==> v7: inputs <==
// alu_top
module alu_top (
    input             clk,
    input      [7:0]  a_in,
    input      [7:0]  b_in,
    input      [3:0]  command_in,
    input             oe,
    output reg [15:0] d_out
);
Settings: LEC_CHECK=0, ABC_AREA=1, CAP_MARGIN=20, CORE_ASPECT_RATIO=0.69, CORE_MARGIN=2, CORE_UTILIZATION=72, CTS_CLUSTER_DIAMETER=396, CTS_CLUSTER_SIZE=93, SETUP_SLACK_MARGIN=3.01, SLEW_MARGIN=20; clock period 9.95 ns.
run.sh (not shown) runs the stock make flow with config.mk's settings and CLKGATE_MAP_FILE=.
==> inputs of v17, as changes to v7 <==
Settings changed: ABC_AREA 1 to unset, CAP_MARGIN 20 to 0, CORE_ASPECT_RATIO 0.69 to 0.5, CORE_UTILIZATION 72 to 68, CTS_CLUSTER_DIAMETER 396 to unset, CTS_CLUSTER_SIZE 93 to unset, SETUP_SLACK_MARGIN 3.01 to unset.
==> flow/constraint.sdc (replaced) <==
create_clock -name core_clock -period 22.2 [get_ports {clk}]
set_input_delay 4.4400 -clock core_clock [delete_from_list [all_inputs] [get_ports {clk}]]
set_output_delay 4.4400 -clock core_clock [all_outputs]
set_load 0.01 [all_outputs]
==> inputs of v1, as changes to v7 <==
Settings changed: CAP_MARGIN 20 to 0, CORE_ASPECT_RATIO 0.69 to unset, CORE_UTILIZATION 72 to 70, CTS_CLUSTER_DIAMETER 396 to 102, CTS_CLUSTER_SIZE 93 to 11, SETUP_SLACK_MARGIN 3.01 to 0.1.
==> flow/constraint.sdc (replaced) <==
create_clock -name core_clock -period 24.0 [get_ports {clk}]
set_input_delay 4.8000 -clock core_clock [delete_from_list [all_inputs] [get_ports {clk}]]
set_output_delay 4.8000 -clock core_clock [all_outputs]
set_load 0.01 [all_outputs]
==> results <==
| quantity | v1 | v17 | v7 |
|---|---|---|---|
| Clock Tree Buf Depth | 2 | 2 | - |
| Xor/xnor share of the synthesized area | 0.0557 | 0.0615 | 0.0557 |
| CTS HTree Levels | 2 | 2 | - |
| Mapped Cells | 1597 | 1313 | 1597 |
| Pre-CTS WS | -0.727 ns | -0.840 ns | -14.67 ns |
| Die width | 125 µm | 175 µm | 147 µm |
| Master cell of the clock root buffer | sky130_fd_sc_hd__clkbuf_16 | sky130_fd_sc_hd__clkbuf_16 | - |
| Distinct cell type count of the synthesized netlist | 60 | 96 | 60 |
| Area reported by Yosys stat | 10200 µm² | 9960 µm² | 10200 µm² |
| Combined area of all synthesized cells | 10200 µm² | 9960 µm² | 10200 µm² |
| Synthesized area per cell | 6.40 µm² | 7.59 µm² | 6.40 µm² |
| Fraction of synthesized cell area taken by the top area cell type | 0.212 | 0.217 | 0.212 |
| Inserted Clock Buffers | 5 | 5 | - |
| Die Outline Area | 15600 µm² | 15700 µm² | 15200 µm² |
| Number of cell instances after yosys synthesis | 1597 | 1313 | 1597 |
| Synth Area in Simple Gates | 0.304 | 0.221 | 0.304 |
| AND-OR/OR-AND share of the synthesized area | 0.155 | 0.241 | 0.155 |
| Post-CTS repair timing setup buffer count | 18 | 95 | - |
| Hold buffer count at cts | 0 | 0 | - |
| Area post-placement | 11200 µm² | 11500 µm² | 13500 µm² |
| Row count | 44 | 31 | 36 |
| Count leader, synth | sky130_fd_sc_hd__nand2_1 | sky130_fd_sc_hd__ha_1 | sky130_fd_sc_hd__nand2_1 |
| Vertical extent of the die | 125 µm | 89.6 µm | 103 µm |
| Register share after synthesis | 0.0725 | 0.0743 | 0.0725 |
| Number of cells in the design after placement | 1850 | 1610 | 2128 |
| Post-CTS sizing | 18 | 65 | - |
| Result of the run | failed layout checks | aborted with a tool error | aborted with a tool error |
| Stage where the flow stopped | - | 5_1_grt | 4_1_cts |
| Reasons for failing layout checks | negative setup slack | - | - |

* * *

==> 03-10 <==
alu_top again, from the RTL that the note above started with.
==> flow/config.mk <==
export PLATFORM = sky130hd
export DESIGN_NAME = alu_top
export DESIGN_NICKNAME = alu_top
export VERILOG_FILES = /design/flow/design.v
export SDC_FILE = /design/flow/constraint.sdc
export NUM_CORES = 4
export LEC_CHECK = 0
export ABC_AREA = 1
export CAP_MARGIN = 20
export CORE_MARGIN = 2
export CORE_UTILIZATION = 72
export CTS_CLUSTER_DIAMETER = 396
export CTS_CLUSTER_SIZE = 93
export SETUP_SLACK_MARGIN = 3.01
export SLEW_MARGIN = 20
export TNS_END_PERCENT = 5
==> flow/constraint.sdc <==
create_clock -name core_clock -period 9.95 [get_ports {clk}]
set_input_delay 1.9900 -clock core_clock [delete_from_list [all_inputs] [get_ports {clk}]]
set_output_delay 1.9900 -clock core_clock [all_outputs]
set_load 0.01 [all_outputs]
==> inputs of 10-25, as changes to 03-10 <==
Settings changed: ABC_AREA 1 to not set, CAP_MARGIN 20 to 40, CORE_UTILIZATION 72 to 68, CTS_CLUSTER_DIAMETER 396 to not set, CTS_CLUSTER_SIZE 93 to 21, HOLD_SLACK_MARGIN set to 0.3, SETUP_SLACK_MARGIN 3.01 to not set, TNS_END_PERCENT 5 to not set.
==> flow/constraint.sdc (replaced) <==
create_clock -name core_clock -period 22.2 [get_ports {clk}]
set_input_delay 4.4400 -clock core_clock [delete_from_list [all_inputs] [get_ports {clk}]]
set_output_delay 4.4400 -clock core_clock [all_outputs]
set_load 0.01 [all_outputs]
==> inputs of 06-13, as changes to 03-10 <==
Settings changed: ABC_AREA 1 to not set, CORE_UTILIZATION 72 to 25, CTS_CLUSTER_DIAMETER 396 to not set, CTS_CLUSTER_SIZE 93 to not set, SETUP_SLACK_MARGIN 3.01 to not set, TNS_END_PERCENT 5 to not set.
==> flow/constraint.sdc (replaced) <==
create_clock -name core_clock -period 23.5 [get_ports {clk}]
set_input_delay 4.7000 -clock core_clock [delete_from_list [all_inputs] [get_ports {clk}]]
set_output_delay 4.7000 -clock core_clock [all_outputs]
set_load 0.01 [all_outputs]
==> Changelog: implementation <==
## Flow update

* Simple-Gate Area Share at 22.10%
* Layout check fault list: setup timing
* # setup viols final at 2
* Adder-cell share of the synthesized area at 29.46%
* Register area share after synthesis at 7.433%
* Worst setup margin at -2.487 ns
* Synth cell types at 96
* Std-Cell Rows at 44
* Die Area at 15640 sq um
* Dominant comb cell: adder cells
* Outcome: finished with violations
the above is filed under 10-25

==> Changelog: implementation <==
### Changed

* Synth Instances at 1597
* Std-Cell Rows at 43
* Error msg: [ERROR DPL-0033] detailed placement checks failed during check placement.
* Yosys reg bits at 37
* Die Area at 15160 sq um
* Main area contributors: ha_1 (21%), nand2_1 (14%), inv_1 (10%), fa_1 (7.4%), dfxtp_1 (7.3%)
* Outcome: stopped before the end
* Stopped at: detailed placement
* Simple-Gate Area Share at 30.41%
* Register area share after synthesis at 7.250%
* Dominant comb cell: simple AND/OR/NAND/NOR gates
* Adder-cell share of the synthesized area at 28.63%
* Synth cell types at roughly 60
* Mux cell area share after synthesis at 0%
the above is filed under 03-10

==> Changelog: implementation <==
## Flow update

* Outcome: finished clean
* Worst setup margin at roughly 0.62 ns
* Adder-cell share of the synthesized area at 29.46%
* Dominant comb cell: adder cells
* Register area share after synthesis at between 7 and 8%
* Std-Cell Rows at 73
* Die Area at 41470 sq um
* Simple-Gate Area Share at between 20% and 30%
the above is filed under 06-13


* * *

==> indigo: inputs <==
==> flow/design.v <==
module alu_top (
    input             clk,
    input      [7:0]  a_in,
    input      [7:0]  b_in,
    input      [3:0]  command_in,
    input             oe,
    output reg [15:0] d_out
);
    reg [7:0] a_q, b_q;
    reg [3:0] cmd_q;
    reg       oe_q;
    wire [15:0] alu_out;
    always @(posedge clk) begin
        a_q   <= a_in;
        b_q   <= b_in;
        cmd_q <= command_in;
        oe_q  <= oe;
        d_out <= alu_out;
    end
    alu u_alu (.a_in(a_q), .b_in(b_q), .command_in(cmd_q), .oe(oe_q), .d_out(alu_out));
endmodule

module alu ( input [7:0]a_in,b_in,input [3:0]command_in,input oe,output [15:0]d_out);
	parameter 	ADD = 4'b0000,
				INC = 4'b0001,
				SUB =  4'b0010,
				DEC = 4'b0011,
				MUL = 4'b0100,
				DIV = 4'b0101,
				SHL = 4'b0110,
				SHR = 4'b0111,
				AND = 4'b1000,
				OR = 4'b1001,
				INV = 4'b1010,
				NAND = 4'b1011,
				NOR = 4'b1100,
				XOR = 4'b1101,
				XNOR = 4'b1110,
				BUF = 4'b1111;
	reg [15:0] out;
	always@(command_in,a_in,b_in)
		begin
			case(command_in)
				ADD : out = a_in+b_in;
				INC : out = a_in+1'b1;
				SUB : out = a_in-b_in;
				DEC : out = a_in-1'b1;
				MUL : out = a_in*b_in;
				DIV : out = (b_in == 8'd0) ? 16'hFFFF : a_in/b_in;
				SHL : out = a_in<<1;
				SHR : out = a_in>>1;
				AND : out = a_in&&b_in;
				OR : out = a_in||b_in;
				INV : out = !(a_in);
				NAND : out = ~(a_in&b_in);
				NOR : out = ~(a_in|b_in);
				XOR : out = a_in^b_in;
				XNOR : out = a_in~^b_in;
				BUF : out = a_in;
			endcase
		end
	assign d_out = (oe) ? out : 16'h0000;
endmodule  
==> flow/run.sh <==
#!/bin/bash
# the make line also repeats each setting of config.mk as NAME=value (left out here)
make -C /OpenROAD-flow-scripts/flow DESIGN_CONFIG=/design/flow/config.mk WORK_HOME=/design/flow/orfs CLKGATE_MAP_FILE= finish
==> flow/config.mk <==
export PLATFORM = sky130hd
export DESIGN_NAME = alu_top
export DESIGN_NICKNAME = alu_top
export VERILOG_FILES = /design/flow/design.v
export SDC_FILE = /design/flow/constraint.sdc
export NUM_CORES = 4
export LEC_CHECK = 0
export CAP_MARGIN = 20
export CELL_PAD_IN_SITES_GLOBAL_PLACEMENT = 3
export CORE_MARGIN = 7
export CORE_UTILIZATION = 40
export CTS_CLUSTER_DIAMETER = 307
export CTS_CLUSTER_SIZE = 47
export PLACE_DENSITY_LB_ADDON = 0.06
export SETUP_SLACK_MARGIN = -2.0
export SLEW_MARGIN = 0
export TNS_END_PERCENT = 10
==> flow/constraint.sdc <==
create_clock -name core_clock -period 24.0 [get_ports {clk}]
set_input_delay 4.8000 -clock core_clock [delete_from_list [all_inputs] [get_ports {clk}]]
set_output_delay 4.8000 -clock core_clock [all_outputs]
set_load 0.01 [all_outputs]
==> fjord (differences from indigo) <==
- CAP_MARGIN: 20 -> 40
- CELL_PAD_IN_SITES_GLOBAL_PLACEMENT: 3 -> not set
- CORE_MARGIN: 7 -> 2
- CORE_UTILIZATION: 40 -> 68
- CTS_CLUSTER_DIAMETER: 307 -> 369
- CTS_CLUSTER_SIZE: 47 -> not set
- PLACE_DENSITY_LB_ADDON: 0.06 -> not set
- SETUP_SLACK_MARGIN: -2.0 -> not set
- SLEW_MARGIN: 0 -> 20
- TNS_END_PERCENT: 10 -> 5
==> flow/constraint.sdc (replaced) <==
create_clock -name core_clock -period 22.2 [get_ports {clk}]
set_input_delay 4.4400 -clock core_clock [delete_from_list [all_inputs] [get_ports {clk}]]
set_output_delay 4.4400 -clock core_clock [all_outputs]
set_load 0.01 [all_outputs]
==> lagoon (differences from indigo) <==
- ABC_AREA: not set -> 1
- CAP_MARGIN: 20 -> 0
- CELL_PAD_IN_SITES_GLOBAL_PLACEMENT: 3 -> not set
- CORE_MARGIN: 7 -> 2
- CORE_UTILIZATION: 40 -> 70
- CTS_CLUSTER_DIAMETER: 307 -> 102
- CTS_CLUSTER_SIZE: 47 -> 11
- GPL_TIMING_DRIVEN: not set -> 0
- MIN_ROUTING_LAYER: not set -> met2
- PLACE_DENSITY_LB_ADDON: 0.06 -> not set
- SETUP_SLACK_MARGIN: -2.0 -> 0.1
- SLEW_MARGIN: 0 -> 20
- TNS_END_PERCENT: 10 -> not set
==> ember (differences from indigo) <==
- ABC_AREA: not set -> 1
- CELL_PAD_IN_SITES_GLOBAL_PLACEMENT: 3 -> not set
- CORE_MARGIN: 7 -> 2
- CORE_UTILIZATION: 40 -> 72
- CTS_CLUSTER_DIAMETER: 307 -> 396
- CTS_CLUSTER_SIZE: 47 -> not set
- PLACE_DENSITY_LB_ADDON: 0.06 -> not set
- SETUP_SLACK_MARGIN: -2.0 -> 1.13
- SLEW_MARGIN: 0 -> 20
- TNS_END_PERCENT: 10 -> not set
==> flow/constraint.sdc (replaced) <==
create_clock -name core_clock -period 10.2 [get_ports {clk}]
set_input_delay 2.0400 -clock core_clock [delete_from_list [all_inputs] [get_ports {clk}]]
set_output_delay 2.0400 -clock core_clock [all_outputs]
set_load 0.01 [all_outputs]
==> qor.csv <==
metric,value,unit
sh_seq_area,5.81,%
timing.setup.tns,-3440,ps
fin_ws,-2490,ps
worstHoldPathType,flip-flop to flip-flop,
dp.final_hpwl,23.3,mm
vias,12300,
die_w,125,um
cp-startpoint,b_q[0],
slew_headroom,33.6,%
ys_sh_simple,22.1,%
final_area,12900,um^2
clk_share,1.27,%
outcome,"complete, but fails checks",
finalSetupViolations,2,
comb_cells,1139,
cts_buffers,5,
whs_endpoint,d_out[6],
rows,44,
holdBufCountCts,0,
so.violations,negative setup slack,
syn_area,9960,um^2
Source of the figures above: fjord

==> qor.csv <==
metric,value,unit
cts_max_path_buffers,2,
synthAoiAreaFrac,15.5,%
xor_share,5.57,%
syn_area,10200,um^2
lastStage,5_1_grt,
die_w,125,um
outcome,did not finish,
dp_cells,1825,
rows,44,
root_buffer,clkbuf_16,
yosys_warnings,2,
dp.final_hpwl,22.1,mm
top_area_cell,ha_1,
cts_buffers,5,
cts_setup_buffers,84,
holdBufCountCts,0,
ys_sh_adder,28.6,%
stop_error,[ERROR GRT-0232] Routing congestion too high. Check the congestion heatmap in the GUI.,
Source of the figures above: lagoon

==> qor.csv <==
metric,value,unit
outcome,"complete, but fails checks",
so.violations,negative setup slack,
whs_endpoint,d_out[6],
comb_cells,1139,
rows,57,
finalSetupViolations,1,
vias,9767,
syn_area,9960,um^2
clk_share,1.30,%
ys_sh_simple,22.1,%
slew_headroom,32.0,%
cts_buffers,5,
final_area,11500,um^2
fin_ws,-45.1,ps
cp-startpoint,b_q[0],
timing.setup.tns,-45.1,ps
Source of the figures above: indigo

==> qor.csv <==
metric,value,unit
outcome,did not finish,
stop_error,"[ERROR DPL-0038] Utilization greater than 100%, impossible to legalize",
syn-instance-count,1597,
die_w,123,um
rows,43,
fp.dieH,123,um
yosysMostFrequentCell,nand2_1,
syn_area,10200,um^2
avgSynthCellArea,6.40,um^2
synth-area-yosys,10200,um^2
edf_count,0,
ys_sh_simple,30.4,%
pin_count,38,
lastStage,4_1_cts,
dp_cells,2131,
fp_util,73.6,%
dp.final_hpwl,35.3,mm
core-area,13900,um^2
ys_sh_adder,28.6,%
synth_async_sr_flop_share,0,%
pre_cts_ws,-14170,ps
Source of the figures above: ember

